### design.v
module adder(
    input [2:0] data,
    output cout,
    output s
);
assign s = data[2] ^ data[1] ^ data[0];
assign cout = data[2] & data[1] | (data[0] & (data[2] ^ data[1]));
endmodule
module BoothBase
(
    input neg,  
    input pos,  
    input neg2, 
    input pos2, 
    input [1:0] x,  
    output p
);
assign p = (neg&~x[1]) | (neg2&~x[0]) | (pos&x[1]) | (pos2&x[0]);
endmodule
module BoothSelectSignal
(
    input [2:0] y,  
    output neg,  
    output pos,  
    output neg2, 
    output pos2  
);
assign neg = (y[2]&~y[1]&y[0]) | (y[2]&y[1]&~y[0]);
assign pos = (~y[2]&~y[1]&y[0]) | (~y[2]&y[1]&~y[0]);
assign neg2 = y[2]&~y[1]&~y[0];
assign pos2 = ~y[2]&y[1]&y[0];
endmodule
module BoothInterBase
(
    input [2:0] y,  
    input [63:0] x,
    output [63:0] p,
    output c  
);
wire neg,pos,neg2,pos2;
BoothSelectSignal u_BoothSelectSignal(
    .y(y),
    .neg(neg),
    .pos(pos),
    .neg2(neg2),
    .pos2(pos2)
);
BoothBase u_BoothBase(
    .neg(neg),
    .pos(pos),
    .neg2(neg2),
    .pos2(pos2),
    .x({x[0],1'b0}),
    .p(p[0])
);
generate
    genvar i;
    for(i=1;i<64;i=i+1) begin
        BoothBase us_BoothBase(
            .neg(neg),
            .pos(pos),
            .neg2(neg2),
            .pos2(pos2),
            .x(x[i:i-1]),
            .p(p[i])
        );
    end
endgenerate
assign c = neg || neg2;
endmodule
module wallace17
(
    input [16:0] in_data,
    input [13:0] cin,
    output [13:0] cout,
    output c,s
);
wire [4:0] first_s;
adder first1 (.data(in_data[04:02]), .cout(cout[0]), .s(first_s[0]));
adder first2 (.data(in_data[07:05]), .cout(cout[1]), .s(first_s[1]));
adder first3 (.data(in_data[10:08]), .cout(cout[2]), .s(first_s[2]));
adder first4 (.data(in_data[13:11]), .cout(cout[3]), .s(first_s[3]));
adder first5 (.data(in_data[16:14]), .cout(cout[4]), .s(first_s[4]));
wire [3:0] second_s;
adder second1 (.data(cin[2:0]                   ), .cout(cout[5]), .s(second_s[0]));
adder second2 (.data({in_data[0],cin[4:3]}      ), .cout(cout[6]), .s(second_s[1]));
adder second3 (.data({first_s[1:0],in_data[1]}  ), .cout(cout[7]), .s(second_s[2]));
adder second4 (.data(first_s[4:2]               ), .cout(cout[8]), .s(second_s[3]));
wire [1:0] third_s;
adder third1 (.data({second_s[0],cin[6:5]} ), .cout(cout[09]), .s(third_s[0]));
adder third2 (.data(second_s[3:1]          ), .cout(cout[10]), .s(third_s[1]));
wire [1:0] fourth_s;
adder fourth1 (.data(cin[9:7]               ), .cout(cout[11]), .s(fourth_s[0]));
adder fourth2 (.data({third_s[1:0],cin[10]} ), .cout(cout[12]), .s(fourth_s[1]));
wire fifth_s;
adder fifth1 (.data({fourth_s[1:0],cin[11]}), .cout(cout[13]), .s(fifth_s));
adder sixth1 (.data({fifth_s,cin[13:12]}), .cout(c), .s(s));
endmodule
module mul
(
    input rst,
    input clk,
    input sign,
    input [31:0] x,
    input [31:0] y,
    output [63:0] result
);
wire [63:0] ex_x;
wire [33:0] ex_y;
assign ex_x = sign ? {{32{x[31]}},x} : {32'b0,x};
assign ex_y = sign ? {{2{y[31]}},y} : {2'b0,y};
wire [16:0] carry;
wire [63:0] part_res [16:0];
BoothInterBase ufirst_BoothInterBase(
        .y({ex_y[1:0],1'b0}), 
        .x(ex_x), 
        .p(part_res[0]), 
        .c(carry[0])
    );
generate
    genvar i;
    for(i=2;i<=32;i=i+2) begin
        BoothInterBase ui_BoothInterBase(
            .y(ex_y[i+1:i-1]),
            .x(ex_x<<i),
            .p(part_res[i>>1]),
            .c(carry[i>>1])
        );
    end
endgenerate
reg [16:0] carry_stage;
reg [16:0] part_res_stage [63:0];
integer m,n;
always @(posedge clk or posedge rst) begin
    if(rst) begin
        carry_stage <= 17'b0;
        for(m=0;m<64;m=m+1) begin
            part_res_stage [m] <= 17'b0;
        end
    end
    else begin
        carry_stage <= carry;
        for(m=0;m<64;m=m+1) begin
            for(n=0;n<17;n=n+1) begin
                part_res_stage[m][n] <= part_res[n][m];
            end
        end
    end
end
wire [13:0] wallace_carry [64:0];
wire [63:0] c_res,s_res;
wallace17 ufirst_wallace17(
        .in_data(part_res_stage[0]), 
        .cin(carry_stage[13:0]), 
        .cout(wallace_carry[1]),
        .c(c_res[0]),
        .s(s_res[0])
    );
generate
    genvar k;
    for(k=1;k<64;k=k+1) begin
        wallace17 ufirst_wallace17(
            .in_data(part_res_stage[k]), 
            .cin(wallace_carry[k]), 
            .cout(wallace_carry[k+1]),
            .c(c_res[k]),
            .s(s_res[k])
        );
    end
endgenerate
assign result = s_res + {c_res[62:0],carry_stage[14]} + carry_stage[15];
endmodule
### run.sh
#!/bin/bash
# the make line also repeats each setting of config.mk as NAME=value (left out here)
make -C /OpenROAD-flow-scripts/flow DESIGN_CONFIG=/design/flow/config.mk WORK_HOME=/design/flow/orfs CLKGATE_MAP_FILE= finish
### config.mk
export PLATFORM = sky130hd
export DESIGN_NAME = mul
export DESIGN_NICKNAME = mul
export VERILOG_FILES = /design/flow/design.v
export SDC_FILE = /design/flow/constraint.sdc
export NUM_CORES = 4
export LEC_CHECK = 0
export CAP_MARGIN = 20
export CORE_MARGIN = 2
export CORE_UTILIZATION = 68
export MAX_ROUTING_LAYER = met4
export SLEW_MARGIN = 20
### constraint.sdc
create_clock -name core_clock -period 8.34 [get_ports {clk}]
set_input_delay 1.6680 -clock core_clock [delete_from_list [all_inputs] [get_ports {clk}]]
set_output_delay 1.6680 -clock core_clock [all_outputs]
set_load 0.01 [all_outputs]
==> summary.txt, run 1 <==
From the run reports.

- The number of max-cap violations reads 0.
- After the first detailed-routing iteration, the DRC count stood at 5404.
- In this run the cell area of the synthesized design comes to 52100 sq um.
- The final sum of negative setup slack is -25.78 ns.
- The via count of the first global-routing pass reads 42382.
- The endpoint of the worst setup timing path reads result[61].
- The start-to-end type of the worst setup path is reg -> out.
- The clock edge transition at the registers on the reported setup and hold paths reads 0.06 ns.
- For reference, XOR and XNOR gates occupy 9.92% of the area reported after synthesis.
- The first-pass iteration count of the detailed router reads 9.
- Counting flops with an async set or reset pin after synthesis yields a share of 100%.
- For this run the detailed placement stage logged an HPWL of 117000 um.
- The synth_stat.txt file lists the number of cells as 5165.
- The final number of max-transition violations reads 0.
- The proportion of synthesized chip area in sequential cells reads 28.5%.
- The gate-level netlist out of Yosys references 75 unique cell types.
- The number of enable-type register cells in the synthesized netlist reads 0.
- In this run the clock root is driven by a sky130_fd_sc_hd__clkbuf_16.
- In this run, the synthesized area fraction spent on AND-OR/OR-AND gates is recorded as 15.1%.
- The number of I/O pins is 131.
- Averaged over all synthesized cells, the footprint is 10.1 sq um.
- The critical path depth reads 28.
- After its last routability iteration, the placer logged a weighted congestion of 1.01.
- The wire length of the first global-routing pass is 269000 um.
- The number of nets in the final layout reads 6279.
- By count the netlist is led by sky130_fd_sc_hd__inv_1 (1090), sky130_fd_sc_hd__fa_1 (782), sky130_fd_sc_hd__dfrtp_1 (593).
- Counting the buffers created by CTS gives 72.
- In the post-route report, total wirelength is listed as 182000 um.
- Per the layout report, the design carries 4995 filler cells.
- The instance tally after logic synthesis is 5165.
- TritonCTS built the clock tree.
- The synthesis-to-layout area growth is 15.3%.
- The placeable core region reads 75800 sq um.
- The flow ran to the end, but the layout failed its checks.
- The level count of the clock H-tree is 3.
- The net count after synthesis is 6076.
- The number of warnings reported in the stage logs is 35.
- The leading area contributor after synthesis reads sky130_fd_sc_hd__fa_1.
- The cell type of the slowest stage on the worst timing path is sky130_fd_sc_hd__fa_2.
- The dominant register cell in the synthesized netlist reads sky130_fd_sc_hd__dfrtp_1.
- Summing all multiplexer cells gives an area fraction of 0.0192%.
- Global routing consumed, over all layers together, 49.0% of the routing resources.
- The vias after detailed routing is 40879.
- The total of buffers placed on input and output ports reads 130.
- Counting along the longest clock path gives a buffer depth of 3.
- The synthesis run identifies the leading combinational cell family as adder cells.
- Setup repair after global routing could not meet its margin everywhere.
- The number of antenna violations at the first check in global routing reads 10.
- The script logs the ratio of routed vias to standard cells as 6.38.
- The hold buffer count at cts is 0.
- The yosys stat chip area reads 52100 sq um.
- Based on the critical path, the design can be clocked at up to 105 MHz.
- The library cell with the highest instance count after synthesis is sky130_fd_sc_hd__inv_1.
- At the pin with the least slew margin, the transition time is 1.29 ns.
- The worst setup slack after layout reads -1.15 ns.
- Counting both buffers and inverters, the worst setup path holds a total of 11.
- The share of the core area taken by cells at floorplan is 68.7%.
- The final number of hold-violating endpoints is 0.
- Per the post-route antenna check, the number of violating nets is 0.
- Failing layout checks were recorded as setup timing.
- The period utilization reads 114%.
- Per the detail_route report, DRC violations left total 0.
- The number of clock sinks came to 593.
- The slew check shows that the tightest pin keeps a relative margin of 13.8%.
- After synthesis, the cell types taking the most area are sky130_fd_sc_hd__fa_1 (30%), sky130_fd_sc_hd__dfrtp_1 (28%), sky130_fd_sc_hd__xor2_1 (9.0%).
- The most critical setup path has its startpoint at part_res_stage[23][12].
- The fraction of post-synthesis cell area in the top cell type by area reads 30.1%.
- The largest incremental delay on the critical path is 0.61 ns.
- According to the timing report, the arrival time at the worst endpoint equals 7.83 ns.
- The synthesized-area fraction occupied by adder cells is 31.6%.
- The detail-routed net length per standard cell is 28.4 um.
- The cell occurring most often along the worst timing path reads sky130_fd_sc_hd__fa_1.
- The synthesis stat section lists a flop and latch total of 593.
- The aggregate global routing overflow reads 0.
- The kind of capture point of the worst setup path is an output port.
- The kind of start point of the critical path is a flip-flop.
- The count of placed standard cells including taps is 6222.
- The cell-mix breakdown from Yosys lists the simple-gate area share as 3.78%.
- The Yosys warning count is 3.
- For the worst setup path, the data required time is 6.67 ns.
- The kind of path behind the tightest hold check is in -> async.
- The vertical die dimension reported for this design is 281 um.
- The final-report setup violation count reads 49.
- The die covers 78800 sq um.
- The report lists the number of standard-cell rows as 101.
- The pin count of the biggest net entering global routing is 165.
- The dominant delay contributor by cell family on the critical path is adder cells.
- The shortest period the worst path allows is 9.49 ns.
- The finished layout holds 6406 standard cells, fillers aside.
- The maximum net fanout on the critical path reads 8.
- The horizontal extent of the die reads 281 um.
area by class of cell:
| cell class | instances | area, sq um | share of cell area (%) |
|---|---|---|---|
| Antenna cell | 5 | 12.5 | 0.0208 |
| Sequential cell | 593 | 14800 | 24.7 |
| Inverter | 1091 | 4110 | 6.84 |
| Timing Repair Buffer | 550 | 4500 | 7.49 |
| Multi-Input combinational cell | 3060 | 32900 | 54.8 |
| Tap cell | 978 | 1220 | 2.04 |
| Clock inverter | 29 | 355 | 0.592 |
| Clock buffer | 100 | 2100 | 3.49 |
per-layer routing:
metal | share of wire [%] | track usage (%) | vias to the layer above
met5 | 0 | - | -
met4 | 6.3 | 24.2 | 0
met3 | 15 | 18.1 | 806
met2 | 42 | 67.7 | 3097
met1 | 37 | 64.1 | 20465
li1 | - | - | 16511
stage by stage:
| step | hold slack (ns) | worst slack, ns | instance area [sq um] | utilization (%) |
|---|---|---|---|---|
| floorplan | 1.75 | -1.41 | 52200 | - |
| global placement | 2.07 | -0.923 | 56100 | 73.9 |
| detailed placement | 2.09 | -0.979 | 56100 | 74.0 |
| CTS | 1.43 | -1.08 | 59500 | 78.5 |
| global route | 1.45 | -1.30 | 60100 | 79.2 |
| finish | 1.42 | -1.15 | 60100 | 79.2 |
timing repair:
item,CTS,global route
endpoints found under the setup margin,56,60
pin swaps,124,74
cloned,1,0
buffers inserted,37,28
resized,391,94
==> inputs of run 2 (changes only) <==
- ABC_AREA: unset -> 1
- CORE_UTILIZATION: 68 -> 72
- MAX_ROUTING_LAYER: met4 -> unset
- PLACE_DENSITY: unset -> 0.41
- SETUP_SLACK_MARGIN: unset -> 1.12
- clock period: 8.34 -> 13.2 ns (I/O delays scaled with it)
==> summary.txt, run 2 <==
From the run reports.

- The run finished with no timing, DRC or antenna violations.
- The core occupancy in the finished layout reads 78.8%.
- Setup repair after global routing left no endpoint under its margin.
- The period utilization is 79.7%.
- The final number of hold-violating endpoints reads 0.
- The chip area line in the Yosys stat output reads 53400 sq um.
- The number of design-rule violations left by the first detailed-router iteration is 8143.
- The number of enable-type register cells in the synthesized netlist is 0.
- The leading area contributor after synthesis reads sky130_fd_sc_hd__fa_1.
- The count of instances resized after the clock tree is built is 0.
- The shortest period the worst path allows reads 10.53 ns.
- Sequential elements use 27.8% of the synthesized area.
- The routed via count divided by cell count is 6.63.
- For reference, the top cells by area after synthesis are sky130_fd_sc_hd__fa_1 (29%), sky130_fd_sc_hd__dfrtp_1 (28%), sky130_fd_sc_hd__nand2_1 (14%).
- The top routing layer in use is met5.
- The maximum clock frequency reads 95.0 MHz.
- The dominant combinational cell family by area after synthesis is adder cells.
- Per the final report, max-transition violations number 0.
- The layout filler cell count reads 4745.
- The number of sinks driven by the clock tree is 593.
- The total DRC errors in the routed layout reads 0.
- The die covers 76400 sq um.
- The share of flip-flops with an asynchronous set or reset after synthesis is 100%.
- The script logs the mean routed wire length per placed instance as 27.9 um.
- The aggregate global routing overflow reads 0.
- Per the synth log, the flip-flop and latch total comes to 593.
- The cell occurring most often along the worst timing path reads sky130_fd_sc_hd__fa_1.
- The report shows a maximum critical-path fanout of 8.
- The via count of the first global-routing pass is 50052.
- The maximum count of clock buffers along a single path is 3.
- The endpoint of the worst setup timing path is result[52].
- Looking at the max-slew report, the worst-margin pin has a slew of 1.31 ns.
- The report lists the cells along the critical path as inv_1, fa_1, inv_1, fa_1, fa_1, fa_1, fa_1, inv_1, fa_1, inv_1, ha_1, nand2_1, nor2_1, nand2_1, nor3_1, nand3_1, nand3_1, nand2_1, nand2_1, clkdlybuf4s50_1.
- The final-report setup violation count is 0.
- The cell row count is 99.
- The final HPWL from detailed placement reads 140000 um.
- The cell family contributing the most delay on the critical path is adder cells.
- The kind of path behind the tightest hold check is in -> async.
- In the detailed route, the total length drawn on met2 is 82200 um.
- The tightest hold path in the finished design has a slack of 2.56 ns.
- The floorplan die height is 276 um.
- The routed wire length is 205000 um.
- Clock-pin slew was measured on the worst setup and hold paths at 0.06 ns.
- According to the timing report, the data required time at the worst endpoint equals 10.56 ns.
- The placeable core region is 73200 sq um.
- The number of setup buffers added after CTS reads 0.
- The number of nets in the final layout reads 7231.
- The initial core utilization reads 72.9%.
- The fraction of post-synthesis cell area in the top cell type by area is 29.3%.
- The final weighted congestion recorded by global placement is 1.04.
- The post-synthesis cell count from yosys reads 6418.
- For reference, the post-synthesis area per instance comes to 8.32 sq um.
- Looking at the cell usage after synthesis, the top flip-flop cell is sky130_fd_sc_hd__dfrtp_1.
- Warnings raised by the tools during the run amount to 32.
- The final antenna-violating net count is 0.
- The number of antenna violations at the first check in global routing reads 15.
- The wire length of the first global-routing pass reads 305000 um.
- The number of I/O pins reads 131.
- The total met3 wirelength after detailed routing is 39100 um.
- The aggregate global-route resource usage reads 54.5%.
- The launch point of the worst path reads part_res_stage[63][2].
- When the netlist entered floorplanning its net count stood at 7329.
- The longest incremental delay of any stage on the critical path is reported as 0.70 ns.
- The level count of the clock H-tree is 3.
- Together, buffers and inverters on the worst path number 5.
- STA puts the critical path data arrival time at 7.89 ns.
- The worst setup path is launched from a flip-flop.
- The distinct cell type count of the synthesized netlist reads 43.
- The area fraction in xor and xnor cells reads 0.607%.
- The TritonCTS buffer count reads 66.
- In the synthesized netlist, the cells that appear most often are sky130_fd_sc_hd__nand2_1 (2030), sky130_fd_sc_hd__inv_1 (1423), sky130_fd_sc_hd__fa_1 (782).
- The hold buffer count at cts is 0.
- STA classifies the critical path endpoint as an output port.
- Per the synthesis report, the simple-gate share of the synthesized area is 18.2%.
- Of the post-synthesis cell area, the part taken by muxes is 0%.
- The minimum setup slack after placement is 3.19 ns.
- Entering global routing, the biggest net connects 165 pins.
- The worst setup slack after layout reads 2.67 ns.
- The master cell of the clock root buffer is sky130_fd_sc_hd__clkbuf_16.
- The number of max-cap violations reads 0.
- The tightest slew margin relative to the limit reads 12.4%.
- The library cell with the highest instance count after synthesis is sky130_fd_sc_hd__nand2_1.
- The cell area that synthesis handed to floorplanning was 53400 sq um.
- The total of buffers placed on input and output ports reads 130.
- In the final routing, the length of wire on met1 measures 66000 um.
- The STA report counts the stages on the worst setup path as 20.
- The synthesized netlist devotes 30.8% of its cell area to adder and majority cells.
- The synthesis-to-layout area growth reads 8.09%.
- The final sum of negative setup slack reads 0 ns.
- The Yosys warning count reads 3.
- The setup path with the least slack is of type reg -> out.
- The first-pass iteration count of the detailed router reads 14.
- The CTS tree is built.
- The aoi/oai-family share of the synthesized area reads 9.49%.
- The cell type of the slowest stage on the worst timing path reads sky130_fd_sc_hd__fa_1.
- Per the post-synthesis report, the number of cells in the design is 6418.
- The vias after detailed routing is 48665.
- The horizontal extent of the die reads 276 um.
[run 2: routing by layer]
| layer | track usage, % | vias to the layer above |
|---|---|---|
| li1 | - | 19274 |
| met1 | 66.4 | 23005 |
| met2 | 75.7 | 4863 |
| met3 | 30.6 | 1503 |
| met4 | 32.7 | 20 |
| met5 | 0.563 | - |
[run 2: final cells by class]
class	instances	area [sq um]	area share, %
clock inverter	29	365	0.633
sequential	593	14800	25.7
clock buffer	91	1920	3.32
multi-input combinational	3967	31800	55.0
timing repair buffer	256	2210	3.83
inverter	1436	5390	9.35
antenna	9	22.5	0.0390
tap	959	1200	2.08
[run 2: metrics by stage]
stage	instances	area, sq um
2_1_floorplan	6418	53400
3_3_place_gp	7206	55300
3_5_place_dp	7207	55300
4_1_cts	7327	57600
5_1_grt	7333	57700
6_report	7340	57700
==> inputs of run 3 (changes only) <==
- ABC_AREA: 1 -> unset
- CTS_CLUSTER_SIZE: unset -> 55
- HOLD_SLACK_MARGIN: unset -> 0.29
- PLACE_DENSITY: 0.41 -> 0.35
- SETUP_SLACK_MARGIN: 1.12 -> 2.1
- clock period: 13.2 -> 8.26 ns (I/O delays scaled with it)
==> summary.txt, run 3 <==
From the run reports.

- The clock edge transition at the registers on the reported setup and hold paths reads 0.06 ns.
- The pin count of the biggest net entering global routing is 155.
- The worst setup slack after layout is -1.02 ns.
- The dominant delay contributor by cell family on the critical path reads adder cells.
- The master cell of the clock root buffer reads sky130_fd_sc_hd__clkbuf_16.
- The horizontal extent of the die reads 273 um.
- The Yosys warning count reads 3.
- The wire length of the first global-routing pass reads 262000 um.
- For reference, the final report shows the hold violation count at 0.
- The synthesized-area fraction occupied by and/or/nand/nor cells reads 3.78%.
- The core occupancy in the finished layout reads 84.2%.
- The number of design-rule violations left by the first detailed-router iteration is 5472.
- Endpoints with negative setup slack in the final report add up to 52.
- For this run the detailed placement stage logged an HPWL of 118000 um.
- The total of buffers placed on input and output ports reads 130.
- The worst hold slack reads 1.26 ns.
- The largest incremental delay on the critical path is 0.60 ns.
- The aoi/oai-family share of the synthesized area reads 15.1%.
- According to the floorplan report, the placeable core area is 71500 sq um.
- The maximum count of clock buffers along a single path is 3.
- The average size of a mapped cell is 10.1 sq um.
- The fraction of post-synthesis cell area in the top cell type by area is 30.1%.
- In this run the worst setup path begins at part_res_stage[23][12].
- The min-delay analysis places its worst path in the category in -> async.
- The TritonCTS buffer count reads 69.
- The aggregate global routing overflow reads 0.
- After Yosys synthesis, XOR and XNOR cells account for 9.92% of the synthesized area.
- The cell type of the slowest stage on the worst timing path reads sky130_fd_sc_hd__fa_1.
- The proportion of synthesized chip area in sequential cells is 28.5%.
- Setup repair after global routing could not meet its margin everywhere.
- Along the worst path, the maximum fanout reaches 5.
- The total DRC errors in the routed layout is 0.
- The distinct cell type count of the synthesized netlist reads 75.
- The vias after detailed routing reads 41096.
- The number of nets in the final layout is 6288.
- Between the synthesized netlist and the finished layout, the area growth was recorded as 15.6%.
- The yosys stat chip area reads 52100 sq um.
- The kind of start point of the critical path reads a flip-flop.
- Data on the critical path arrives at its endpoint at 7.63 ns.
- The number of enable-type register cells in the synthesized netlist reads 0.
- The number of max-cap violations reads 0.
- The mux share of post-synthesis cell area reads 0.0192%.
- The instance tally after logic synthesis is 5165.
- Summed over all routing layers, the global router reports a total usage of 48.4%.
- The maximum clock frequency is 108 MHz.
- The flow ran to the end, but the layout failed its checks.
- The shortest period the worst path allows reads 9.28 ns.
- The period utilization is 112%.
- For this run, the leading register cell type out of synthesis is sky130_fd_sc_hd__dfrtp_1.
- The dominant combinational cell family by area after synthesis reads adder cells.
- The kind of capture point of the worst setup path is an output port.
- The critical path endpoint has a required time of 6.61 ns.
- The floorplan die height is 273 um.
- The net count after synthesis is 6076.
- The via count of the first global-routing pass reads 42209.
- The share of flip-flops with an asynchronous set or reset after synthesis is 100%.
- Yosys reports that the most numerous cell types are sky130_fd_sc_hd__inv_1 (1090), sky130_fd_sc_hd__fa_1 (782), sky130_fd_sc_hd__dfrtp_1 (593).
- The die covers 74500 sq um.
- The CTS tree is built.
- The checks that failed: setup timing.
- The number of sinks driven by the clock tree is 593.
- The library cell with the highest instance count after synthesis is sky130_fd_sc_hd__inv_1.
- The number of buffer and inverter instances along the worst setup path is 13.
- The leading area contributor after synthesis reads sky130_fd_sc_hd__fa_1.
- The timing report lists the critical path depth as 29 cells.
- The final antenna-violating net count is 0.
- Summed over all failing endpoints, the final setup total negative slack is -31.43 ns.
- After filler insertion, the fill cell instance count of the layout stands at 3998.
- The hold buffer count at cts reads 0.
- The detail-routed net length per standard cell reads 27.9 um.
- The worst pin sits at a relative slew slack of 21.3%.
- The level count of the clock H-tree reads 3.
- By area the synthesized netlist is led by sky130_fd_sc_hd__fa_1 (30%), sky130_fd_sc_hd__dfrtp_1 (28%), sky130_fd_sc_hd__xor2_1 (9.0%).
- The initial core utilization is 72.8%.
- The register bit total from synthesis reads 593.
- After its last routability iteration, the placer logged a weighted congestion of 0.987.
- Per the detail_route report, vias per standard cell equal 6.43.
- The number of antenna violations at the first check in global routing came to 10.
- For the pin with the worst max-slew slack, the measured transition is 1.18 ns.
- The capture point of the critical path was reported as result[61].
- The post-synthesis cell area is 52100 sq um.
- The post-synthesis cell count from yosys reads 5165.
- Warnings raised by the tools during the run amount to 40.
- In this design, the critical path's most frequently occurring cell is sky130_fd_sc_hd__fa_1.
- The start-to-end type of the worst setup path reads reg -> out.
- Pin placement for this block handled 131 I/O pins.
- The synthesized-area fraction occupied by adder cells is 31.6%.
- The routed wire length reads 178000 um.
- The iteration count recorded for the first detailed-route pass is 7.
- The cell row count reads 98.
- The final number of max-transition violations is 0.
-- run 3: routing by layer --
metal / vias to the layer above / track usage (%) / wire length, um
met5: - / 1.35 / 320
met4: 16 / 20.7 / 9180
met3: 704 / 23.3 / 30700
li1: 16541 / - / -
met1: 20427 / 65.1 / 63200
met2: 3408 / 67.6 / 75000
-- run 3: final cells by class --
class | instances | area [sq um] | area share [%]
timing repair buffer | 562 | 4610 | 7.66
clock inverter | 27 | 412 | 0.684
tap | 950 | 1190 | 1.97
multi-input combinational | 3060 | 33000 | 54.8
sequential | 593 | 14800 | 24.7
antenna | 7 | 17.5 | 0.0291
clock buffer | 97 | 2000 | 3.33
inverter | 1091 | 4110 | 6.83
-- run 3: repair_timing --
item	4_1_cts	5_1_grt
cloned	1	0
buffers inserted	34	37
setup endpoints to repair	64	64
gates resized	374	94
pin swaps	85	108
-- run 3: stage by stage --
| step | setup WS (ns) | cell area (sq um) | std cells |
|---|---|---|---|
| 6_report | -1.02 | 60200 | 6387 |
| 5_1_grt | -1.14 | 60200 | 6382 |
| 4_1_cts | -0.902 | 59400 | 6337 |
| 3_5_place_dp | -0.600 | 56300 | 6178 |
| 3_3_place_gp | -0.532 | 56300 | 6178 |
| 2_1_floorplan | -1.48 | 52600 | 5165 |
==> inputs of run 4 (changes only) <==
- CORE_UTILIZATION: 72 -> 66
- CTS_CLUSTER_SIZE: 55 -> 44
- HOLD_SLACK_MARGIN: 0.29 -> unset
- PLACE_DENSITY: 0.35 -> unset
- SETUP_SLACK_MARGIN: 2.1 -> -0.37
- clock period: 8.26 -> 6.71 ns (I/O delays scaled with it)
==> summary.txt, run 4 <==
From the run reports.

- The run finished, with violations left.
- In this run the layout check failures are setup timing.
- The number of design-rule violations left by the first detailed-router iteration reads 5284.
- The die area reads 81200 sq um.
- The synthesized-area fraction occupied by adder cells is 31.6%.
- The OpenROAD report gives the critical path a required time of 5.37 ns.
- The proportion of synthesized chip area in sequential cells reads 28.5%.
- The via count of the first global-routing pass is 40677.
- The final number of max-transition violations reads 0.
- The shortest period the worst path allows reads 8.86 ns.
- Routability-driven placement finished with a final weighted congestion of 0.975.
- The total of buffers placed on input and output ports is 130.
- The worst setup slack after layout is -2.15 ns.
- The placeable core region is 78500 sq um.
- The pin closest to its max-slew limit shows a slew of 1.17 ns.
- Setup repair after global routing could not meet its margin everywhere.
- The final HPWL from detailed placement is 122000 um.
- The routed wire length is 177000 um.
- The share of flip-flops with an asynchronous set or reset after synthesis is 100%.
- The aggregate global-route resource usage is 44.4%.
- Note that the worst hold path type here is in -> reg.
- The start-to-end type of the worst setup path reads reg -> out.
- The routed layout reports a DRC error count of 0.
- The leading area contributor after synthesis reads sky130_fd_sc_hd__fa_1.
- The worst path arrival time reads 7.51 ns.
- The tightest slew margin relative to the limit is 21.9%.
- The cell type of the slowest stage on the worst timing path is sky130_fd_sc_hd__fa_2.
- The routed via count divided by cell count reads 6.13.
- The maximum clock frequency reads 113 MHz.
- The final number of hold-violating endpoints reads 0.
- The clock edge transition at the registers on the reported setup and hold paths is 0.06 ns.
- The post-synthesis cell area reads 52100 sq um.
- The number of enable-type register cells in the synthesized netlist reads 0.
- The net count after synthesis is 6076.
- The number of antenna violations at the first check in global routing is 9.
- The number of max-cap violations is 0.
- The aoi/oai-family share of the synthesized area is 15.1%.
- The aggregate global routing overflow is 0.
- The post-synthesis cell count from yosys reads 5165.
- Ranked by total cell area, the synthesized netlist is headed by sky130_fd_sc_hd__fa_1 (30%), sky130_fd_sc_hd__dfrtp_1 (28%), sky130_fd_sc_hd__xor2_1 (9.0%).
- In this run the worst setup path terminates at result[61].
- The cell occurring most often along the worst timing path reads sky130_fd_sc_hd__fa_1.
- The synthesized-area fraction occupied by and/or/nand/nor cells reads 3.78%.
- The horizontal extent of the die is 285 um.
- After synthesis, the most frequently instantiated cells are sky130_fd_sc_hd__inv_1 (1090), sky130_fd_sc_hd__fa_1 (782), sky130_fd_sc_hd__dfrtp_1 (593).
- The placement stage leaves a total instance area of 57000 sq um.
- The TritonCTS buffer count is 71.
- The register bit total from synthesis reads 593.
- The area fraction in xor and xnor cells is 9.92%.
- The kind of start point of the critical path is a flip-flop.
- The instance tally after logic synthesis is 5165.
- The vias after detailed routing is 39974.
- Walking the critical path from launch to capture passes 28 cell instances.
- The number of I/O pins reads 131.
- The distinct cell type count of the synthesized netlist reads 75.
- According to the timing report, the critical path is launched from part_res_stage[23][12].
- The synthesized design devotes to its leading area cell type 30.1% of total area.
- On the critical path the largest part of the delay comes from adder cells.
- The wire length of the first global-routing pass is 264000 um.
- The mux share of post-synthesis cell area is 0.0192%.
- The level count of the clock H-tree is 3.
- The worst-case hold path end point reads part_res_stage[41][7].
- The period utilization reads 132%.
- After the flow finishes, the layout carries non-filler instances totaling 6518.
- The depth of the worst hold-timing path is 4.
- The origin of the worst min-delay path is y[15].
- The final instance area reads 60300 sq um.
- The first-pass iteration count of the detailed router reads 6.
- The most common cell in the synthesized netlist is sky130_fd_sc_hd__inv_1.
- Compared with the post-synthesis result, the final layout area differs by 15.9%.
- Summing over the stages, the warning tally comes to 37.
- The final antenna-violating net count is 0.
- The number of sinks driven by the clock tree is 593.
- The number of buffers and inverters on the critical path is 11.
- The maximum net fanout on the critical path reads 9.
- The worst setup path is captured at an output port.
- The largest incremental delay on the critical path is 0.61 ns.
- The final sum of negative setup slack reads -95.44 ns.
- The average size of a mapped cell reads 10.1 sq um.
- At the end of the flow, the number of nets in the layout was 6321.
- The yosys stat chip area reads 52100 sq um.
- Per the placement report, the placed cell count is 6346.
- The maximum count of clock buffers along a single path is 3.
- The initial core utilization reads 66.3%.
- The detail-routed net length per standard cell is 27.1 um.
- The CTS tree is built.
- The hold buffer count at cts is 0.
- The final-report setup violation count is 64.
- For this run, the leading register cell type out of synthesis is sky130_fd_sc_hd__dfrtp_1.
- According to the floorplan log, the row count is 103.
- The Yosys warning count is 3.
- Entering global routing, the biggest net connects 152 pins.
- The worst hold slack is 1.17 ns.
- The floorplan die height reads 285 um.
- The master cell of the clock root buffer reads sky130_fd_sc_hd__clkbuf_16.
- Of the combinational cells, the family taking the most area is adder cells.
[run 4: layer usage]
metal  global-route usage, %  share of wire, %  up-vias
met5                   0.988              0.11        -
met2                    62.3                42     2754
met3                    18.6                15      424
met1                    63.6                39    20186
li1                        -                 -    16594
met4                    13.5               3.4       16
[run 4: through the flow]
step	util, %	setup slack (ns)
global placement	72.5	-1.88
detailed placement	72.6	-1.92
floorplan	-	-2.72
finish	76.9	-2.15
CTS	76.5	-2.19
global route	76.9	-2.39
[run 4: final cells by class]
| type | count | area, sq um |
|---|---|---|
| fill | 5340 | 18100 |
| clock inverter | 30 | 493 |
| timing repair buffer | 593 | 4800 |
| antenna | 1 | 2.50 |
| multi-input combinational | 3060 | 32700 |
| tap | 1050 | 1310 |
| sequential | 593 | 14800 |
| clock buffer | 100 | 2080 |
| inverter | 1091 | 4110 |
[run 4: repair_timing]
action,4_1_cts,5_1_grt
endpoints found under the setup margin,63,63
hold endpoints to repair,0,0
pin swaps,63,35
gates resized,344,17
buffers inserted,27,14
==> inputs of run 5 (changes only) <==
- CTS_CLUSTER_DIAMETER: unset -> 28
- CTS_CLUSTER_SIZE: 44 -> 41
- MAX_ROUTING_LAYER: unset -> met4
==> summary.txt, run 5 <==
From the run reports.

- The distinct cell type count of the synthesized netlist is 75.
- Ranked by instance count, the synthesized netlist is headed by sky130_fd_sc_hd__inv_1 (1090), sky130_fd_sc_hd__fa_1 (782), sky130_fd_sc_hd__dfrtp_1 (593).
- For this design, the slowest cell found on the critical path is sky130_fd_sc_hd__fa_2.
- The maximum net fanout on the critical path is 8.
- The pin count of the biggest net entering global routing reads 164.
- The vias after detailed routing reads 41123.
- The die area is 81200 sq um.
- The finished cells cover 63500 sq um.
- The core occupancy in the finished layout is 80.9%.
- The library cell with the highest instance count after synthesis reads sky130_fd_sc_hd__inv_1.
- A clean result was blocked by setup timing.
- The placer congestion estimate reads 0.977.
- The master cell of the clock root buffer is sky130_fd_sc_hd__clkbuf_16.
- The dominant combinational cell family by area after synthesis is adder cells.
- STA classifies the critical path startpoint as a flip-flop.
- The synthesized-area fraction occupied by adder cells is 31.6%.
- The dominant delay contributor by cell family on the critical path reads adder cells.
- The routed via count divided by cell count reads 6.17.
- The largest single stage delay on the critical path is 0.64 ns.
- The floorplan report gives the top-level pin count as 131.
- The tightest slew margin relative to the limit reads 20.5%.
- The total DRC errors in the routed layout reads 0.
- The final number of max-transition violations reads 0.
- The average size of a mapped cell reads 10.1 sq um.
- The floorplan die height reads 285 um.
- The report counts max-capacitance violations totalling 0.
- Sorting the synthesized cells by area gives the leading types as sky130_fd_sc_hd__fa_1 (30%), sky130_fd_sc_hd__dfrtp_1 (28%), sky130_fd_sc_hd__xor2_1 (9.0%).
- Before placement the cells fill 66.3% of the core.
- Summed over all routing layers, the global router reports a total usage of 47.0%.
- The count of placed standard cells including taps reads 6331.
- According to the hold report, the worst path is of the in -> async type.
- The proportion of synthesized chip area in sequential cells is 28.5%.
- The mux share of post-synthesis cell area is 0.0192%.
- The number of antenna violations at the first check in global routing is 6.
- The final antenna-violating net count reads 0.
- The maximum count of clock buffers along a single path reads 3.
- The area fraction in xor and xnor cells is 9.92%.
- The number of sinks driven by the clock tree reads 593.
- The placed cell area reads 56800 sq um.
- The register area is 14800 sq um.
- Per the TritonCTS log, the buffer count is 147.
- The via count of the first global-routing pass was 42881.
- After Yosys synthesis, and, or, nand and nor cells account for 3.78% of the synthesized area.
- The required time of the worst setup path reads 5.37 ns.
- The Yosys warning count is 3.
- The post-synthesis cell area is 52100 sq um.
- Synthesis produced 5165 cells.
- The synth_stat.txt file lists the number of cells as 5165.
- The aoi/oai-family share of the synthesized area is 15.1%.
- The core region is 78500 sq um.
- The first-pass iteration count of the detailed router is 9.
- The routed wire length reads 182000 um.
- In this run the core area contains 103 standard-cell rows.
- The final-report setup violation count reads 64.
- The level count of the clock H-tree reads 4.
- After layout, the worst setup slack is -2.34 ns.
- The layout filler cell count reads 4761.
- The horizontal extent of the die reads 285 um.
- The hold buffer count at cts is 0.
- The final number of hold-violating endpoints is 0.
- The number of enable-type register cells in the synthesized netlist is 0.
- The period utilization reads 135%.
- The kind of capture point of the worst setup path reads an output port.
- The multi-input logic area reads 33000 sq um.
- The clock edge transition at the registers on the reported setup and hold paths is 0.05 ns.
- Per the synth stats, the flop cell with the highest instance count is sky130_fd_sc_hd__dfrtp_1.
- The start-to-end type of the worst setup path is reg -> out.
- The CTS tree is built.
- After layout, the minimum clock period comes to 9.05 ns.
- The total of buffers placed on input and output ports reads 130.
- Counting flops with an async set or reset pin after synthesis yields a share of 100%.
- The endpoint of the worst setup timing path reads result[53].
- The register bit total from synthesis is 593.
- The number of nets in the final layout reads 6398.
- The critical path runs through a total of 29 cells.
- Of the post-synthesis cell area, the dominant cell type holds 30.1%.
- The count of tool warnings is 40.
- The final standard cell count with taps included and fillers excluded reads 6665.
- The maximum clock frequency is 110 MHz.
- The flow ran to the end, but the layout failed its checks.
- For reference, the critical path is launched at part_res_stage[25][13].
- The final HPWL from detailed placement reads 121000 um.
- The net count after synthesis reads 6076.
- Yosys reports a chip area of 52100 sq um.
- Setup repair after global routing could not meet its margin everywhere.
- The transition time of the tightest slew-check pin is 1.19 ns.
- Relative to the synthesized area, the layout overhead comes to 21.9%.
- The wire length of the first global-routing pass is 270000 um.
- The number of buffer and inverter instances along the worst setup path is 13.
- The detail-routed net length per standard cell is 27.3 um.
- Sorting the Yosys area breakdown by cell type puts at the top sky130_fd_sc_hd__fa_1.
- The worst path arrival time is 7.71 ns.
- The aggregate global routing overflow reads 0.
- The number of design-rule violations left by the first detailed-router iteration is 5509.
[run 5: area by class of cell]
type,instances,area share [%]
diodes,6,0.0236
flip-flops and latches,593,23.4
repair buffers,594,7.77
clock inverters,85,1.97
inverters,1091,6.47
clock buffers,186,6.37
well taps,1050,2.07
multi-input cells,3060,51.9
[run 5: per-layer routing]
metal	GRT usage, %	up-vias	share of wire (%)
met3	19.7	516	15
met5	-	-	0
met2	64.1	3052	43
li1	-	16824	-
met1	62.8	20731	38
met4	18.1	0	4.2
[run 5: what timing repair did]
action,4_1_cts,5_1_grt
endpoints found under the setup margin,63,64
buffers inserted,45,34
resized,371,119
pin swaps,77,67
[run 5: metrics by stage]
step	hold slack (ns)	setup WS [ns]	TNS, ns
detailed placement	1.77	-1.85	-79.46
floorplan	1.43	-2.72	-1647.15
CTS	0.997	-2.26	-101.22
global placement	1.77	-1.79	-74.61
finish	1.03	-2.34	-106.56
global route	1.04	-2.52	-118.22
==> inputs of run 6 (changes only) <==
- CORE_UTILIZATION: 66 -> 72
- CTS_CLUSTER_DIAMETER: 28 -> unset
- CTS_CLUSTER_SIZE: 41 -> 47
- HOLD_SLACK_MARGIN: unset -> 0.29
- MAX_ROUTING_LAYER: met4 -> unset
- PLACE_DENSITY_LB_ADDON: unset -> 0.28
- SETUP_SLACK_MARGIN: -0.37 -> 1.36
- clock period: 6.71 -> 7.87 ns (I/O delays scaled with it)
==> summary.txt, run 6 <==
From the run reports.

- The flow ran to the end, but the layout failed its checks.
- Failing layout checks were recorded as setup timing.
- Warnings reported by Yosys during synthesis add up to 3.
- On the critical path, the stage with the largest delay is an instance of sky130_fd_sc_hd__fa_2.
- The number of I/O pins is 131.
- OpenSTA lists the critical path startpoint as part_res_stage[0][16].
- The aggregate global routing overflow reads 0.
- The total of buffers placed on input and output ports reads 130.
- The floorplan die height reads 273 um.
- The number of design-rule violations left by the first detailed-router iteration reads 7344.
- The tightest slew margin relative to the limit reads 16.4%.
- Max fanout on the critical path was recorded as 3.
- The TritonCTS buffer count is 68.
- At the floorplan stage, the core utilization is reported as 72.8%.
- The synthesis run shows the most used standard cells to be sky130_fd_sc_hd__inv_1 (1090), sky130_fd_sc_hd__fa_1 (782), sky130_fd_sc_hd__dfrtp_1 (593).
- The final number of hold-violating endpoints is 0.
- The average size of a mapped cell is 10.1 sq um.
- The library cell with the highest instance count after synthesis reads sky130_fd_sc_hd__inv_1.
- In the final layout, the fill cell count is 3716.
- The net count after synthesis reads 6076.
- The post-synthesis cell area reads 52100 sq um.
- The instance tally after logic synthesis reads 5165.
- Per the detailed-route log, wirelength across all metal layers totals 185000 um.
- Summed over its instances, the top area cell type makes up 30.1% of the synthesized netlist area.
- Compared with the post-synthesis result, the final layout area differs by 14.6%.
- The master cell of the clock root buffer reads sky130_fd_sc_hd__clkbuf_16.
- The maximum count of clock buffers along a single path reads 3.
- The count of tool warnings reads 38.
- The register bit total from synthesis is 593.
- The aoi/oai-family share of the synthesized area reads 15.1%.
- The dominant register cell in the synthesized netlist is sky130_fd_sc_hd__dfrtp_1.
- The pin count of the biggest net entering global routing is 154.
- The number of antenna violations at the first check in global routing is 13.
- STA classifies the critical path startpoint as a flip-flop.
- For reference, the top cells by area after synthesis are sky130_fd_sc_hd__fa_1 (30%), sky130_fd_sc_hd__dfrtp_1 (28%), sky130_fd_sc_hd__xor2_1 (9.0%).
- The synthesized-area fraction occupied by adder cells is 31.6%.
- The required time of the worst setup path reads 6.30 ns.
- After floorplanning, the die was sized to cover 74500 sq um.
- The maximum clock frequency is 109 MHz.
- The number of sinks driven by the clock tree is 593.
- Per the layout area report, the combinational gate area comes to 32900 sq um.
- The first TritonRoute pass finished after 11 iterations.
- The routed via count divided by cell count is 6.70.
- The dominant combinational cell family by area after synthesis is adder cells.
- In the post-route analysis, the smallest setup slack over all paths is -1.27 ns.
- The final HPWL from detailed placement reads 119000 um.
- The largest incremental delay on the critical path is 0.62 ns.
- For this design, Yosys synthesis ends with a cell count of 5165.
- The placer congestion estimate reads 0.975.
- Per the final report, max-transition violations number 0.
- The register area is 14800 sq um.
- The final timing report derives a shortest allowable period of 9.14 ns.
- The critical path depth reads 25.
- The kind of capture point of the worst setup path is an output port.
- The first global-routing pass estimated 274000 um of wire.
- In the finished design, the share of the clock period the worst path needs comes to 116%.
- The worst path arrival time reads 7.56 ns.
- The level count of the clock H-tree reads 3.
- The type recorded for the worst min-delay path is in -> async.
- The number of enable-type register cells in the synthesized netlist is 0.
- The distinct cell type count of the synthesized netlist reads 75.
- For this sky-water flow run, the detailed-routed wirelength per cell is reported as 28.9 um.
- The via count of the first global-routing pass is 45766.
- TritonCTS built the clock tree.
- The cell row count is 98.
- The leading area contributor after synthesis is sky130_fd_sc_hd__fa_1.
- The share of the Yosys chip area taken by registers is 28.5%.
- The yosys stat chip area reads 52100 sq um.
- The synthesized-area fraction occupied by and/or/nand/nor cells is 3.78%.
- The total DRC errors in the routed layout reads 0.
- Endpoints with negative setup slack in the final report add up to 54.
- On the reported timing paths, the clock transition at the registers reads 0.06 ns.
- At the pin with the least slew margin, the transition time is 1.25 ns.
- The routed layout has 42735 vias.
- The hold buffer count at cts is 0.
- On the critical path the largest part of the delay comes from adder cells.
- The mux share of post-synthesis cell area reads 0.0192%.
- The number of buffer and inverter instances along the worst setup path reads 7.
- According to the finish report, the design has a final net count of 6282.
- The share of flip-flops with an asynchronous set or reset after synthesis reads 100%.
- Setup repair after global routing could not meet its margin everywhere.
- The horizontal extent of the die is 273 um.
- The start-to-end type of the worst setup path is reg -> out.
- The area fraction in xor and xnor cells is 9.92%.
- The final antenna-violating net count reads 0.
- The minimum setup slack after placement is -0.984 ns.
- The placeable core region is 71500 sq um.
- The number of max-cap violations reads 0.
- The tightest hold path in the finished design has a slack of 1.29 ns.
- For reference, the critical path is captured by result[48].
- The aggregate global-route resource usage is 50.3%.
## run 6: stage by stage
| step | utilization [%] | instances | setup TNS, ns | area [sq um] |
|---|---|---|---|---|
| floorplan | - | 5165 | -1062.57 | 52600 |
| global placement | 79.2 | 6210 | -20.71 | 56600 |
| detailed placement | 79.2 | 6211 | -26.84 | 56600 |
| CTS | 83.0 | 6355 | -39.94 | 59300 |
| global route | 83.5 | 6372 | -51.27 | 59700 |
| finish | 83.5 | 6375 | -44.06 | 59700 |
## run 6: cell type report
cell class	instances	share of cell area, %
Timing Repair Buffer	557	7.41
Sequential cell	593	24.9
Tap cell	950	1.99
Antenna cell	6	0.0252
Clock inverter	23	0.428
Clock buffer	95	3.29
Multi-Input combinational cell	3060	55.1
Inverter	1091	6.89
## run 6: metal layers
layer / GRT usage [%] / up-vias / share of wire, %
met5: 2.25 / - / 0.25
met1: 62.4 / 20861 / 32
met4: 29.4 / 18 / 7.4
li1: - / 16502 / -
met3: 25.7 / 1180 / 18
met2: 70.9 / 4174 / 42
## run 6: repair_timing
item / 4_1_cts / 5_1_grt
resized: 345 / 47
endpoints found under the setup margin: 64 / 64
setup buffers: 26 / 12
pin swaps: 54 / 45
hold endpoints to repair: 0 / 0
==> inputs of run 7 (changes only) <==
- CORE_UTILIZATION: 72 -> 24
- CTS_CLUSTER_SIZE: 47 -> unset
- HOLD_SLACK_MARGIN: 0.29 -> unset
- PLACE_DENSITY_LB_ADDON: 0.28 -> unset
- SETUP_SLACK_MARGIN: 1.36 -> unset
- clock period: 7.87 -> 13.2 ns (I/O delays scaled with it)
==> summary.txt, run 7 <==
From the run reports.

- The routed via count divided by cell count is 4.76.
- The total overflow left after global routing is 0.
- The number of antenna violations at the first check in global routing is 26.
- By area the synthesized netlist is led by sky130_fd_sc_hd__fa_1 (30%), sky130_fd_sc_hd__dfrtp_1 (28%), sky130_fd_sc_hd__xor2_1 (9.0%).
- The final sum of negative setup slack reads 0 ns.
- In the synthesized netlist the async set-or-reset flop fraction comes to 100%.
- The final antenna-violating net count is 0.
- The aoi/oai-family share of the synthesized area is 15.1%.
- The placeable core region reads 215000 sq um.
- The total of buffers placed on input and output ports reads 130.
- The number of placed instances, taps included, is 7807.
- Ranked by instance count, the synthesized netlist is headed by sky130_fd_sc_hd__inv_1 (1090), sky130_fd_sc_hd__fa_1 (782), sky130_fd_sc_hd__dfrtp_1 (593).
- The post-synthesis cell area reads 52100 sq um.
- The endpoint of the worst setup timing path reads result[59].
- The horizontal extent of the die reads 470 um.
- The kind of capture point of the worst setup path reads an output port.
- The start-to-end type of the worst setup path reads reg -> out.
- For reference, the post-synthesis area per instance comes to 10.1 sq um.
- The Yosys warning count reads 3.
- The synthesized netlist handed to floorplanning was reported with a cell count of 5165.
- The longest clock path from root to sink contains 3 buffers.
- The synthesized netlist has a Yosys-reported chip area of 52100 sq um.
- Routability-driven placement finished with a final weighted congestion of 0.909.
- TritonCTS built the clock tree.
- The synthesized-area fraction occupied by and/or/nand/nor cells is 3.78%.
- The maximum net fanout on the critical path is 11.
- The clock edge transition at the registers on the reported setup and hold paths reads 0.06 ns.
- The initial core utilization is 24.2%.
- The total DRC errors in the routed layout reads 0.
- 131 I/O pins were placed.
- By area, the combinational part of the netlist is dominated by adder cells.
- The post-synthesis cell count from yosys reads 5165.
- The largest incremental delay on the critical path is 1.09 ns.
- The period utilization is 95.4%.
- The transition time recorded at the tightest slew-check pin is 1.28 ns.
- The worst setup path is launched from a flip-flop.
- All stages included, the depth of the critical timing path comes to 25.
- At floorplan, the net count of the design was reported as 6076.
- The synthesized-area fraction occupied by adder cells is 31.6%.
- The stage logs contain a warning count of 30.
- The floorplan die height reads 470 um.
- The layout filler cell count reads 22275.
- The required time of the worst setup path is 10.56 ns.
- The leading area contributor after synthesis reads sky130_fd_sc_hd__fa_1.
- The fraction of post-synthesis cell area in the top cell type by area reads 30.1%.
- The flow ran to the end and the layout has no timing, DRC or antenna violations.
- The number of buffer and inverter instances along the worst setup path reads 8.
- The launch point of the worst path is part_res_stage[25][13].
- Per the detailed-route log, wirelength across all metal layers totals 182000 um.
- The dominant register cell in the synthesized netlist reads sky130_fd_sc_hd__dfrtp_1.
- The cell type of the slowest stage on the worst timing path is sky130_fd_sc_hd__o311ai_0.
- The proportion of synthesized chip area in sequential cells reads 28.5%.
- The dominant delay contributor by cell family on the critical path reads adder cells.
- The clock tree synthesis step divided the H-tree into 3 levels.
- The master cell of the clock root buffer is sky130_fd_sc_hd__clkbuf_16.
- The final HPWL from detailed placement reads 128000 um.
- The detail-routed net length per standard cell is 22.9 um.
- The TritonCTS buffer count is 72.
- The number of setup buffers added after CTS is 0.
- The aggregate global-route resource usage is 16.3%.
- The synthesis-to-layout area growth is 12.2%.
- The number of design-rule violations left by the first detailed-router iteration reads 3793.
- The number of nets in the final layout is 5959.
- The final number of max-transition violations reads 0.
- Setup repair after global routing left no endpoint under its margin.
- The kind of path behind the tightest hold check is in -> async.
- The maximum clock frequency is 79.4 MHz.
- The first-pass iteration count of the detailed router reads 8.
- The count of instances resized after the clock tree is built reads 0.
- The hold buffer count at cts is 0.
- After floorplanning, the core was divided into 170 placement rows.
- The mux share of post-synthesis cell area reads 0.0192%.
- The register bit total from synthesis is 593.
- The first global-routing pass estimated 268000 um of wire.
- Setup violations remaining at the end of the flow were counted as 0.
- The distinct cell type count of the synthesized netlist is 75.
- The tightest slew margin relative to the limit is 13.7%.
- The worst path arrival time is 9.95 ns.
- The library cell with the highest instance count after synthesis is sky130_fd_sc_hd__inv_1.
- The number of enable-type register cells in the synthesized netlist is 0.
- The via count of the first global-routing pass is 39577.
- The shortest period the worst path allows is 12.59 ns.
- Hold-check failures listed in the final report amount to 0.
- The final standard cell count with taps included and fillers excluded is 7952.
- The vias after detailed routing reads 37820.
- The area fraction in xor and xnor cells is 9.92%.
- The pin count of the biggest net entering global routing is 174.
- The die covers 221000 sq um.
- The number of max-cap violations reads 0.
- The number of sinks driven by the clock tree is 593.
## run 7: through the flow
step                      setup slack [ns]  utilization, %  hold WS (ns)  area (sq um)
after CTS                            0.698            27.1          2.30         58300
after detailed placement              1.48            26.0          3.03         56000
final                                0.612            27.2          2.32         58400
after global placement                1.58            26.0          3.03         55900
after floorplan                       2.47               -          2.73         52100
after global routing                 0.137            27.2          2.34         58400
## run 7: cell type report
cell class	count	area, sq um	area share [%]
Multi-Input combinational cell	3060	31700	54.2
Sequential cell	593	14800	25.4
Inverter	1091	4100	7.01
Tap cell	2838	3550	6.08
Clock buffer	105	2060	3.52
Timing Repair Buffer	230	1960	3.35
Clock inverter	24	236	0.405
Antenna cell	11	27.5	0.0471
## run 7: metal layers
layer | global-route usage [%] | vias to the layer above | part of all wire [%]
met5 | 0 | - | 0.015
met4 | 7.83 | 4 | 5.0
met3 | 3.05 | 399 | 7.7
met2 | 26.8 | 1749 | 48
met1 | 20.7 | 19779 | 40
li1 | - | 15889 | -
==> inputs of run 8 (changes only) <==
- ABC_AREA: unset -> 0
- CELL_PAD_IN_SITES_GLOBAL_PLACEMENT: unset -> 0
- CORE_ASPECT_RATIO: unset -> 1.27
- CORE_UTILIZATION: 24 -> 71
- CTS_CLUSTER_SIZE: unset -> 77
- MAX_ROUTING_LAYER: unset -> met4
- clock period: 13.2 -> 7.92 ns (I/O delays scaled with it)
==> summary.txt, run 8 <==
From the run reports.

- TritonRoute output was used to compute an average wire per cell of 27.9 um.
- The mux share of post-synthesis cell area reads 0.0192%.
- The vias after detailed routing reads 40706.
- The worst setup slack after layout reads -1.33 ns.
- The kind of capture point of the worst setup path reads an output port.
- The master cell of the clock root buffer is sky130_fd_sc_hd__clkbuf_16.
- The period utilization reads 117%.
- The routed design has 178000 um of wire.
- The launch point of the worst path reads part_res_stage[25][13].
- The yosys stat chip area reads 52100 sq um.
- The post-synthesis cell count from yosys reads 5165.
- After synthesis the cells add up to 52100 sq um.
- Max-slew check failures listed in the final report amount to 0.
- Final hold analysis gives a worst-case slack of 1.40 ns.
- The number of design-rule violations left by the first detailed-router iteration reads 4706.
- The dominant combinational cell family by area after synthesis is adder cells.
- The dominant delay contributor by cell family on the critical path reads adder cells.
- The largest incremental delay on the critical path is 0.65 ns.
- The OpenROAD report gives the critical path a data arrival time of 7.67 ns.
- The synthesis-to-layout area growth is 14.2%.
- The iteration count recorded for the first detailed-route pass is 9.
- For this run the aggregate overflow at the end of global routing stands at 0.
- The number of sinks driven by the clock tree reads 593.
- The required time of the worst setup path reads 6.34 ns.
- The number of antenna violations at the first check in global routing reads 11.
- The main area contributors are sky130_fd_sc_hd__fa_1 (30%), sky130_fd_sc_hd__dfrtp_1 (28%), sky130_fd_sc_hd__xor2_1 (9.0%).
- The total DRC errors in the routed layout reads 0.
- CTS added clock buffers totalling 60.
- The number of buffer and inverter instances along the worst setup path reads 12.
- The placer congestion estimate reads 0.995.
- The path class of the tightest hold or removal check is in -> async.
- The final HPWL from detailed placement reads 119000 um.
- The final hold violation count recorded for this run is 0.
- The aggregate global-route resource usage is 49.8%.
- STA lists the maximum fanout along the critical path as 6.
- Measured along the x axis, the die boundary spans 244 um.
- By count the netlist is led by sky130_fd_sc_hd__inv_1 (1090), sky130_fd_sc_hd__fa_1 (782), sky130_fd_sc_hd__dfrtp_1 (593).
- Based on the critical path, the design can be clocked at up to 108 MHz.
- Setup repair after global routing could not meet its margin everywhere.
- The final-report setup violation count reads 58.
- The count of tool warnings is 40.
- The initial core utilization is 72.0%.
- The instance tally after logic synthesis reads 5165.
- The average instance in the mapped netlist occupies 10.1 sq um.
- The Yosys warning count reads 3.
- During I/O placement, the number of pins put on the boundary was 131.
- The netlist uses 75 different library cells.
- The tightest slew margin relative to the limit reads 19.7%.
- The final antenna-violating net count reads 0.
- The total of buffers placed on input and output ports reads 130.
- The critical path depth is 28.
- Per the post-synthesis report, the nets total 6076.
- The register bit total from synthesis is 593.
- Per the post-CTS timing run, clock transition at the registers of the reported paths is 0.07 ns.
- The cell type of the slowest stage on the worst timing path is sky130_fd_sc_hd__fa_2.
- The die area is 75500 sq um.
- The synthesized-area fraction occupied by adder cells reads 31.6%.
- The placeable core region reads 72400 sq um.
- The level count of the clock H-tree reads 2.
- The share of flip-flops with an asynchronous set or reset after synthesis is 100%.
- The number of enable-type register cells in the synthesized netlist reads 0.
- The run finished, with violations left.
- The critical path is of the reg -> out type.
- The wire length of the first global-routing pass is 264000 um.
- The cell occurring most often along the worst timing path reads sky130_fd_sc_hd__fa_1.
- The aoi/oai-family share of the synthesized area reads 15.1%.
- In this run the layout check failures are setup timing.
- The CTS tree reads built.
- The via count of the first global-routing pass was 43505.
- The number of nets in the final layout is 6278.
- Looking at area per cell type in the netlist, the leader is sky130_fd_sc_hd__fa_1.
- The routed via count divided by cell count is 6.37.
- The minimum setup slack after placement is -1.08 ns.
- Counting I/O delays and the setup requirement, the final critical path takes 9.25 ns.
- The transition time of the tightest slew-check pin is 1.20 ns.
- The proportion of synthesized chip area in sequential cells is 28.5%.
- The cell-mix breakdown from Yosys lists the simple-gate area share as 3.78%.
- The pin count of the biggest net entering global routing is 154.
- The fraction of post-synthesis cell area in the top cell type by area is 30.1%.
- The floorplan step set the die height to 309 um.
- The kind of start point of the critical path reads a flip-flop.
- The area fraction in xor and xnor cells reads 9.92%.
- The dominant register cell in the synthesized netlist reads sky130_fd_sc_hd__dfrtp_1.
- The maximum count of clock buffers along a single path reads 3.
- Max-cap violations in this run came to 0.
- The library cell with the highest instance count after synthesis reads sky130_fd_sc_hd__inv_1.
- The cell row count reads 111.
- The endpoint of the worst setup timing path reads result[53].
==> run 8: cell type report <==
type                    count  area, sq um
clock buffers              87         1710
repair buffers            561         4540
fillers                  4435        12900
diodes                     13         32.5
multi-input cells        3060        32600
clock inverters            23          403
well taps                 960         1200
inverters                1091         4110
flip-flops and latches    593        14800
==> run 8: what timing repair did <==
item                                    CTS  global route
endpoints found under the setup margin   61            63
hold buffers                              0             0
pin swaps                                48            88
setup buffers                            17            25
gates resized                           281           128
==> run 8: metal layers <==
metal	routed length (um)	share of wire [%]	track usage, %
met2	83300	47	76.3
met5	0	0	-
met1	55200	31	53.2
met3	18400	10	12.1
met4	21200	12	46.7
==> run 8: per-stage QoR <==
stage	cell area [sq um]	setup TNS [ns]	utilization [%]	instances
after global routing	59400	-62.29	82.2	6387
after CTS	58800	-47.69	81.3	6353
after detailed placement	56400	-31.07	77.9	6227
final	59400	-51.82	82.2	6388
after global placement	56400	-25.74	77.9	6227
after floorplan	52300	-1037.85	-	5165
